==> flow/design.v (excerpt) <==
module cordic (
    input clk,
    input rst_n,
    input start,
    input [15:0] angle,
    output reg [15:0] cos,
    output reg [15:0] sin
);
make LEC_CHECK=0 CAP_MARGIN=15 CELL_PAD_IN_SITES_DETAIL_PLACEMENT=0 CORE_ASPECT_RATIO=0.66 CORE_MARGIN=2 CORE_UTILIZATION=58 CTS_CLUSTER_DIAMETER=197 GPL_ROUTABILITY_DRIVEN=1 MAX_ROUTING_LAYER=met5 MIN_ROUTING_LAYER=met1 SETUP_SLACK_MARGIN=1.16 SLEW_MARGIN=25 finish   # period 9.71 ns
run.sh (not shown) runs the stock make flow with config.mk's settings and CLKGATE_MAP_FILE=.
The starting point completed and failed the layout checks on setup timing.
Then changed:
- CAP_MARGIN: 15 -> 20
- CELL_PAD_IN_SITES_DETAIL_PLACEMENT: 0 -> unset
- CORE_ASPECT_RATIO: 0.66 -> unset
- CORE_UTILIZATION: 58 -> 64
- CTS_CLUSTER_DIAMETER: 197 -> unset
- GPL_ROUTABILITY_DRIVEN: 1 -> unset
- MAX_ROUTING_LAYER: met5 -> unset
- MIN_ROUTING_LAYER: met1 -> unset
- SETUP_SLACK_MARGIN: 1.16 -> unset
- SLEW_MARGIN: 25 -> 20
- clock period: 9.71 -> 17.1 ns (I/O delays scaled with it)
What happened:
- The new run finished clean
- worst setup slack is better by 6.1 ns
- die area decreases by roughly a tenth
- first-iteration DRC count decreases by a quarter to a third
- global-route usage decreases by 2.4 points
- clock power decreases by well over a third
Then changed:
- CORE_UTILIZATION: 64 -> 65
- TNS_END_PERCENT: unset -> 75
- clock period: 17.1 -> 11.7 ns (I/O delays scaled with it)
What happened: The changed run ran to the end with violations: setup timing; total power goes up by well over a third; worst setup slack loses 4.0 ns; global-route usage goes up by 3.6 points; clock-buffer cell count stays the same; fmax goes up by roughly a tenth; wire length goes up by roughly a tenth; cell area goes up by roughly a tenth; clock power goes up by well over a third; area after synthesis does not change; combinational power goes up by well over a third; utilization goes up by 8.3 points.

Starting RTL as in the previous note.
Settings: LEC_CHECK=0, CAP_MARGIN=20, CELL_PAD_IN_SITES_DETAIL_PLACEMENT=2, CELL_PAD_IN_SITES_GLOBAL_PLACEMENT=3, CORE_MARGIN=2, CORE_UTILIZATION=46, CTS_CLUSTER_DIAMETER=346, CTS_CLUSTER_SIZE=50, GPL_ROUTABILITY_DRIVEN=0, GPL_TIMING_DRIVEN=0, HOLD_SLACK_MARGIN=0.17, MAX_ROUTING_LAYER=met4, SETUP_SLACK_MARGIN=2.19, SLEW_MARGIN=20; clock period 12.6 ns.
The first run finished but failed the layout checks on setup timing.
Rerun with:
Settings changed: CELL_PAD_IN_SITES_DETAIL_PLACEMENT 2 to unset, CELL_PAD_IN_SITES_GLOBAL_PLACEMENT 3 to unset, CORE_UTILIZATION 46 to 40, CTS_CLUSTER_DIAMETER 346 to unset, CTS_CLUSTER_SIZE 50 to unset, HOLD_SLACK_MARGIN 0.17 to unset, SETUP_SLACK_MARGIN 2.19 to unset.
Clock period 12.6 ns to 16.0 ns, I/O delays scaled along.
After rerunning:
- This time the run ran to the end with no violations
- die area climbs by 15%
- via count went down by 19%
- total power is lower by 43%
- synthesized area does not change
- sequential cell count stays the same
- clock skew hardly moves
- hold slack is better by 20 ps
- worst setup slack improved by 3600 ps
- core utilization fell by 11 points
- cell area is lower by 7.1%
Rerun with:
Settings changed: GPL_ROUTABILITY_DRIVEN 0 to unset, GPL_TIMING_DRIVEN 0 to unset, MAX_ROUTING_LAYER met4 to unset.
Clock period 16.0 ns to 15.5 ns, I/O delays scaled along.
The new run finished with timing, DRC and antenna clean.
Flip-flop count does not change.
Core utilization shrinks by 1.4 points.
Final area decreases by a few percent.
Clock skew went down by 3.3 ps.
Setup slack is better by 41 ps.
Area after synthesis is unchanged.
Via count went down by a little under a tenth.
Rerun with:
Settings changed: ABC_AREA set to 1, CORE_UTILIZATION 40 to 69.
Clock period 15.5 ns to 20.4 ns, I/O delays scaled along.
Synthesized cell count rose by 5.5%.
Combinational power falls by 24%.
Worst setup slack improves by 3800 ps.
Via count came out higher by 0.96%.
Global-route usage went up by 15 points.
Die size is lower by 45%.
Utilization is higher by 30 points.
Register-to-register slack is better by 3800 ps.
Design area goes down by 8.8%.
Clock-buffer cell count does not change.
Flip-flop count is unchanged.
Rerun with:
Settings changed: CORE_UTILIZATION 69 to 72, CTS_CLUSTER_SIZE set to 97, PLACE_DENSITY set to 0.38.
Clock period 20.4 ns to 10.1 ns, I/O delays scaled along.
What happened:
- Now the flow completed, yet does not pass: setup timing
- sequential share of layout area drops by 1.3 points
- setup slack degrades by 8700 ps
- non-clock buffer count rises by 208
- routed wire length increases by a quarter to a third
- die area went down by a few percent
- design area is higher by about a fifth
- count of clock-buffer cells in the layout is unchanged
- global-route usage came out higher by 8.5 points
- final cell count goes up by a little under a tenth
- total power goes up to 2.6 times its value
- register-to-register slack got worse by 8700 ps

## run A
Starting RTL as in the previous note.
clock: 8.62 ns
lec_check: 0
abc_area: 1
cap_margin: 20
core_margin: 2
core_utilization: 72
cts_cluster_diameter: 259
cts_cluster_size: 73
hold_slack_margin: 0.3
place_density_lb_addon: 0.0
setup_slack_margin: 2.28
slew_margin: 20
To summarise run A: no stage aborted, but the layout did not pass its checks, failing on setup timing.
[inputs] run B vs run A
Settings: swapping 73 for 72 in CTS_CLUSTER_SIZE; swapping 0.3 for 0.27 in HOLD_SLACK_MARGIN; swapping 259 for 258 in CTS_CLUSTER_DIAMETER; swapping 2.28 for -0.81 in SETUP_SLACK_MARGIN.
[summary]
Run B finished all stages; layout check result: FAIL, due to setup timing. Total power on run B is behind run A. Run B against run A: met3 capacity usage during global routing picked up an extra 0.72 points, wire length on met1 picked up an extra 240 um, multi-input combinational area share lost 0.32 points.
> inputs changed (run B -> run C)
Settings: CTS_CLUSTER_DIAMETER: 258 -> unset; SETUP_SLACK_MARGIN: -0.81 -> unset; ABC_AREA: 1 -> unset; PLACE_DENSITY_LB_ADDON: 0.0 -> unset; CTS_CLUSTER_SIZE: 72 -> unset; HOLD_SLACK_MARGIN: 0.27 -> unset; CORE_UTILIZATION: 72 -> 53; the clock period (ns, I/O delays scaled along): 8.62 -> 12.9.
## What came out
Run C ran in full, but the layout does not pass; the checks complain about setup timing.
Run C improves on run B in minimum hold slack.
[compare] base=run B new=run C: sum of routed wire length over all layers fell by 16%, delay of the slowest critical-path stage fell by 0.05 ns, post-route worst setup slack rose by 4.56 ns.
Taking run B as the reference, in run C final number of setup-violating endpoints saw a decrease; critical path depth moved down; core footprint went up 44%.
Run C ended up with a higher number of tap cells added at floorplan than run B did.

cordic again, from the RTL that the note above started with.
Settings: LEC_CHECK=0, CAP_MARGIN=20, CORE_ASPECT_RATIO=0.7, CORE_MARGIN=2, CORE_UTILIZATION=42, CTS_CLUSTER_DIAMETER=206, GPL_ROUTABILITY_DRIVEN=0, GPL_TIMING_DRIVEN=1, MAX_ROUTING_LAYER=met5, MIN_ROUTING_LAYER=met2, PLACE_DENSITY_LB_ADDON=0.18, SLEW_MARGIN=25, TNS_END_PERCENT=80; clock period 16.5 ns.
The first run passed the timing, DRC and antenna checks.
==> next run, changes <==
Settings changed: CORE_ASPECT_RATIO 0.7 to not set, CORE_UTILIZATION 42 to 66, CTS_CLUSTER_DIAMETER 206 to not set, GPL_ROUTABILITY_DRIVEN 0 to not set, GPL_TIMING_DRIVEN 1 to not set, MAX_ROUTING_LAYER met5 to not set, MIN_ROUTING_LAYER met2 to not set, PLACE_DENSITY_LB_ADDON 0.18 to not set, SLEW_MARGIN 25 to 20, TNS_END_PERCENT 80 to not set.
Clock period 16.5 ns to 13.1 ns, I/O delays scaled along.
With this change the flow reached the layout checks and failed them: negative setup slack.
Routed wire length fell by 1.5%.
Die area is lower by 36%.
Total power rose by 37%.
Combinational power increases by 50%.
Cell area climbs by 7.3%.
Clock skew goes down by 3.8 ps.
Count of clock-buffer cells in the layout is unchanged.
Utilization climbs by 31 points.
Synthesized cell count does not change.
==> next run, changes <==
Settings changed: CORE_UTILIZATION 66 to 40.
Clock period 13.1 ns to 18.9 ns, I/O delays scaled along.
After rerunning: The changed run went through all stages and came out clean; power shrinks by well over a third; worst hold slack improves by 14 ps; register-to-register slack improves by 3800 ps.
==> next run, changes <==
Settings changed: CORE_UTILIZATION 40 to 18.
Clock period 18.9 ns to 15.5 ns, I/O delays scaled along.
What happened: Via count grows by 2.0%. Fmax grows by 9.0%. Final cell count goes up by 32%. Worst hold slack gets worse by 7.2 ps. Core utilization came out lower by 22 points.
==> next run, changes <==
Settings changed: CORE_UTILIZATION 18 to 72, CTS_CLUSTER_DIAMETER set to 228, TNS_END_PERCENT set to 75.
Clock period 15.5 ns to 14.0 ns, I/O delays scaled along.
Result: With this change the flow completed and failed the layout checks on negative setup slack; critical path depth went down by 1; design area went down by 1.7%; setup slack loses 1100 ps; fmax went up by 2.4%; worst hold slack stays flat; power went up by 15%; synthesized area is unchanged; count of clock-buffer cells in the layout went up by 1; non-clock buffer count went up by 72; wire length went down by 0.90%.
==> next run, changes <==
Settings changed: CORE_UTILIZATION 72 to 15, CTS_CLUSTER_DIAMETER 228 to not set, TNS_END_PERCENT 75 to not set.
Clock period 14.0 ns to 20.4 ns, I/O delays scaled along.
Result: The new run went through all stages and came out clean. Area after synthesis stays the same. Setup slack improved by 4700 ps. Clock power came out lower by 31%. Wire length fell by 0.86%. Worst hold slack hardly moves.

cordic again, from the RTL that the note above started with.
Settings: LEC_CHECK=0, ABC_AREA=1, CAP_MARGIN=20, CORE_ASPECT_RATIO=0.5, CORE_MARGIN=2, CORE_UTILIZATION=72, CTS_CLUSTER_DIAMETER=348, CTS_CLUSTER_SIZE=100, PLACE_DENSITY=0.37, SETUP_SLACK_MARGIN=2.64, SLEW_MARGIN=20, TNS_END_PERCENT=10; clock period 9.06 ns.
The baseline finished with setup timing left.
Rerun with:
Settings changed: CORE_ASPECT_RATIO 0.5 to not set, CTS_CLUSTER_DIAMETER 348 to 364, PLACE_DENSITY 0.37 to 0.41, SETUP_SLACK_MARGIN 2.64 to not set, TNS_END_PERCENT 10 to 5.
After rerunning:
- The changed run reached the layout checks and failed them: setup timing
- wire length came out lower by 6.5%
- critical path depth came out lower by 3
- utilization came out lower by 1.8 points
- total power came out lower by 4.1%
- cell count came out lower by 2.2%
- worst setup slack gains 0.24 ns
- design area came out lower by 2.4%
- combinational power came out lower by about 5%
- die size came out lower by 0.30%
Rerun with:
Settings changed: PLACE_DENSITY 0.41 to 0.38, SETUP_SLACK_MARGIN set to -1.05, TNS_END_PERCENT 5 to not set.
Clock period 9.06 ns to 11.7 ns, I/O delays scaled along.
After rerunning: The changed run finished with setup timing left; worst setup slack is better by 2.8 ns; power falls by 23%; clock power falls by about 20%; combinational power falls by 24%; final cell count falls by about 0.6%; hold slack is worse by 0.0045 ns.
Rerun with:
Settings changed: ABC_AREA 1 to not set, CORE_UTILIZATION 72 to 40, CTS_CLUSTER_DIAMETER 364 to not set, CTS_CLUSTER_SIZE 100 to not set, PLACE_DENSITY 0.38 to not set, SETUP_SLACK_MARGIN -1.05 to not set.
Clock period 11.7 ns to 16.0 ns, I/O delays scaled along.
Now the flow ran to the end with no violations. Routed wire length goes down by 12%. Fmax is lower by 6.6%. Global-route usage is lower by 21 points. Area after synthesis increases by 5.9%. Final area shrinks by 4.0%. Clock power is lower by 33%. Sequential cell count is unchanged. Sequential power drops by about 3%. Core utilization falls by 43 points.
Rerun with:
Settings changed: ABC_AREA set to 1, CORE_ASPECT_RATIO set to 0.5, CORE_UTILIZATION 40 to 50, CTS_CLUSTER_DIAMETER set to 310, CTS_CLUSTER_SIZE set to 99, TNS_END_PERCENT set to 5.
Setup slack improves by 0.032 ns; maximum frequency hardly moves; global-route usage went up by 7.0 points; final cell count is about the same; core utilization went up by 12 points; clock power went up by roughly a tenth.
Rerun with:
Settings changed: CORE_UTILIZATION 50 to 40, CTS_CLUSTER_DIAMETER 310 to 25, TNS_END_PERCENT 5 to 100.
Clock skew drops by 0.0047 ns; sequential power climbs by about 1%; total power barely changes; routed wire length climbs by 3.0%; clock-buffer cell count climbs by 2; die size climbs by 24%.

run 1:
Starting RTL as in the previous note.
export LEC_CHECK = 0
export ABC_AREA = 1
export CAP_MARGIN = 40
export CELL_PAD_IN_SITES_DETAIL_PLACEMENT = 0
export CORE_ASPECT_RATIO = 0.94
export CORE_MARGIN = 2
export CORE_UTILIZATION = 72
export CTS_CLUSTER_DIAMETER = 197
export CTS_CLUSTER_SIZE = 72
export GPL_ROUTABILITY_DRIVEN = 0
export MAX_ROUTING_LAYER = met4
export MIN_ROUTING_LAYER = met1
export PLACE_DENSITY_LB_ADDON = 0.01
export SETUP_SLACK_MARGIN = -0.93
export SLEW_MARGIN = 25
create_clock -name core_clock -period 12.3 [get_ports {clk}]
In run 1 the implementation completed, yet the final layout does not meet the checks, the culprit being setup timing.
Edits applied to the flow inputs when going from run 1 to run 2:
# run 1
export LEC_CHECK = 0
export ABC_AREA = 1
export CAP_MARGIN = 40
export CELL_PAD_IN_SITES_DETAIL_PLACEMENT = 0
export CORE_ASPECT_RATIO = 0.94
export CORE_MARGIN = 2
export CORE_UTILIZATION = 72
export CTS_CLUSTER_DIAMETER = 197
export CTS_CLUSTER_SIZE = 72
export GPL_ROUTABILITY_DRIVEN = 0
export MAX_ROUTING_LAYER = met4
export MIN_ROUTING_LAYER = met1
export PLACE_DENSITY_LB_ADDON = 0.01
export SETUP_SLACK_MARGIN = -0.93
export SLEW_MARGIN = 25
create_clock -name core_clock -period 12.3 [get_ports {clk}]
# run 2
export LEC_CHECK = 0
export ABC_AREA = 1
export CAP_MARGIN = 20
export CORE_MARGIN = 2
export CORE_UTILIZATION = 72
export CTS_CLUSTER_SIZE = 72
export PLACE_DENSITY_LB_ADDON = 0.0
export SETUP_SLACK_MARGIN = -0.81
export SLEW_MARGIN = 20
create_clock -name core_clock -period 10.5 [get_ports {clk}]
Findings:
Compared with run 1, in run 2 setup total negative slack saw a decrease; total clock buffers created by CTS shows no meaningful change; signed area change from the synthesized netlist to the final layout +2.9 points.
Run 2 finished every stage; the final checks, however, were not passed, the failures being setup timing.
The run with more routed wire is run 2, not run 1.
Routed wire length per instance (run 2 over run 1): increase, 2.7%
Delta (run 2 minus run 1): global-route usage comparable, area fraction in and, or, nand and nor cells after synthesis comparable.
#### Input delta (run 3 over run 2)
# run 2
export LEC_CHECK = 0
export ABC_AREA = 1
export CAP_MARGIN = 20
export CORE_MARGIN = 2
export CORE_UTILIZATION = 72
export CTS_CLUSTER_SIZE = 72
export PLACE_DENSITY_LB_ADDON = 0.0
export SETUP_SLACK_MARGIN = -0.81
export SLEW_MARGIN = 20
create_clock -name core_clock -period 10.5 [get_ports {clk}]
# run 3
export LEC_CHECK = 0
export CAP_MARGIN = 20
export CORE_MARGIN = 2
export CORE_UTILIZATION = 72
export CTS_CLUSTER_DIAMETER = 252
export CTS_CLUSTER_SIZE = 72
export MAX_ROUTING_LAYER = met4
export PLACE_DENSITY_LB_ADDON = 0.0
export SETUP_SLACK_MARGIN = 0.66
export SLEW_MARGIN = 20
create_clock -name core_clock -period 13.1 [get_ports {clk}]
Layout checks on run 3: not met. Flow itself completed; violations: setup timing. Run 3 reports its end point of the critical path as sin[15]$_DFFE_PN0P_ while run 2 reports cos[15]$_DFFE_PN0P_. Compared with run 2, run 3 instantiates a smaller number of cells. On via count of the first global-routing pass, run 3 and run 2 are basically level. In run 3, the power drawn by the combinational cells came out about 26% below the value in run 2. Run 2 has a higher clock power than run 3.

Starting RTL as in the previous note.
make LEC_CHECK=0 CAP_MARGIN=15 CELL_PAD_IN_SITES_DETAIL_PLACEMENT=0 CORE_ASPECT_RATIO=0.66 CORE_MARGIN=2 CORE_UTILIZATION=66 CTS_CLUSTER_DIAMETER=197 GPL_ROUTABILITY_DRIVEN=1 MAX_ROUTING_LAYER=met5 MIN_ROUTING_LAYER=met1 SETUP_SLACK_MARGIN=1.16 SLEW_MARGIN=25 finish   # period 12.9 ns
The baseline completed and failed the layout checks on negative setup slack.
Then changed:
--- a/flow/config.mk
+++ b/flow/config.mk
@@ -11,4 +11,5 @@
 export CORE_MARGIN = 2
-export CORE_UTILIZATION = 66
+export CORE_UTILIZATION = 71
 export CTS_CLUSTER_DIAMETER = 197
+export CTS_CLUSTER_SIZE = 34
 export GPL_ROUTABILITY_DRIVEN = 1
@@ -16,2 +17,3 @@
 export MIN_ROUTING_LAYER = met1
+export PLACE_DENSITY_LB_ADDON = 0.0
 export SETUP_SLACK_MARGIN = 1.16
Outcome: The new run ran to the end with violations: negative setup slack. Global-route usage is higher by 2.6 points. Register-to-register slack is worse by 0.05 ns. Hold slack gains 0.013 ns. Non-clock buffer count is higher by 1.
Power and IR drop assume default switching activity.
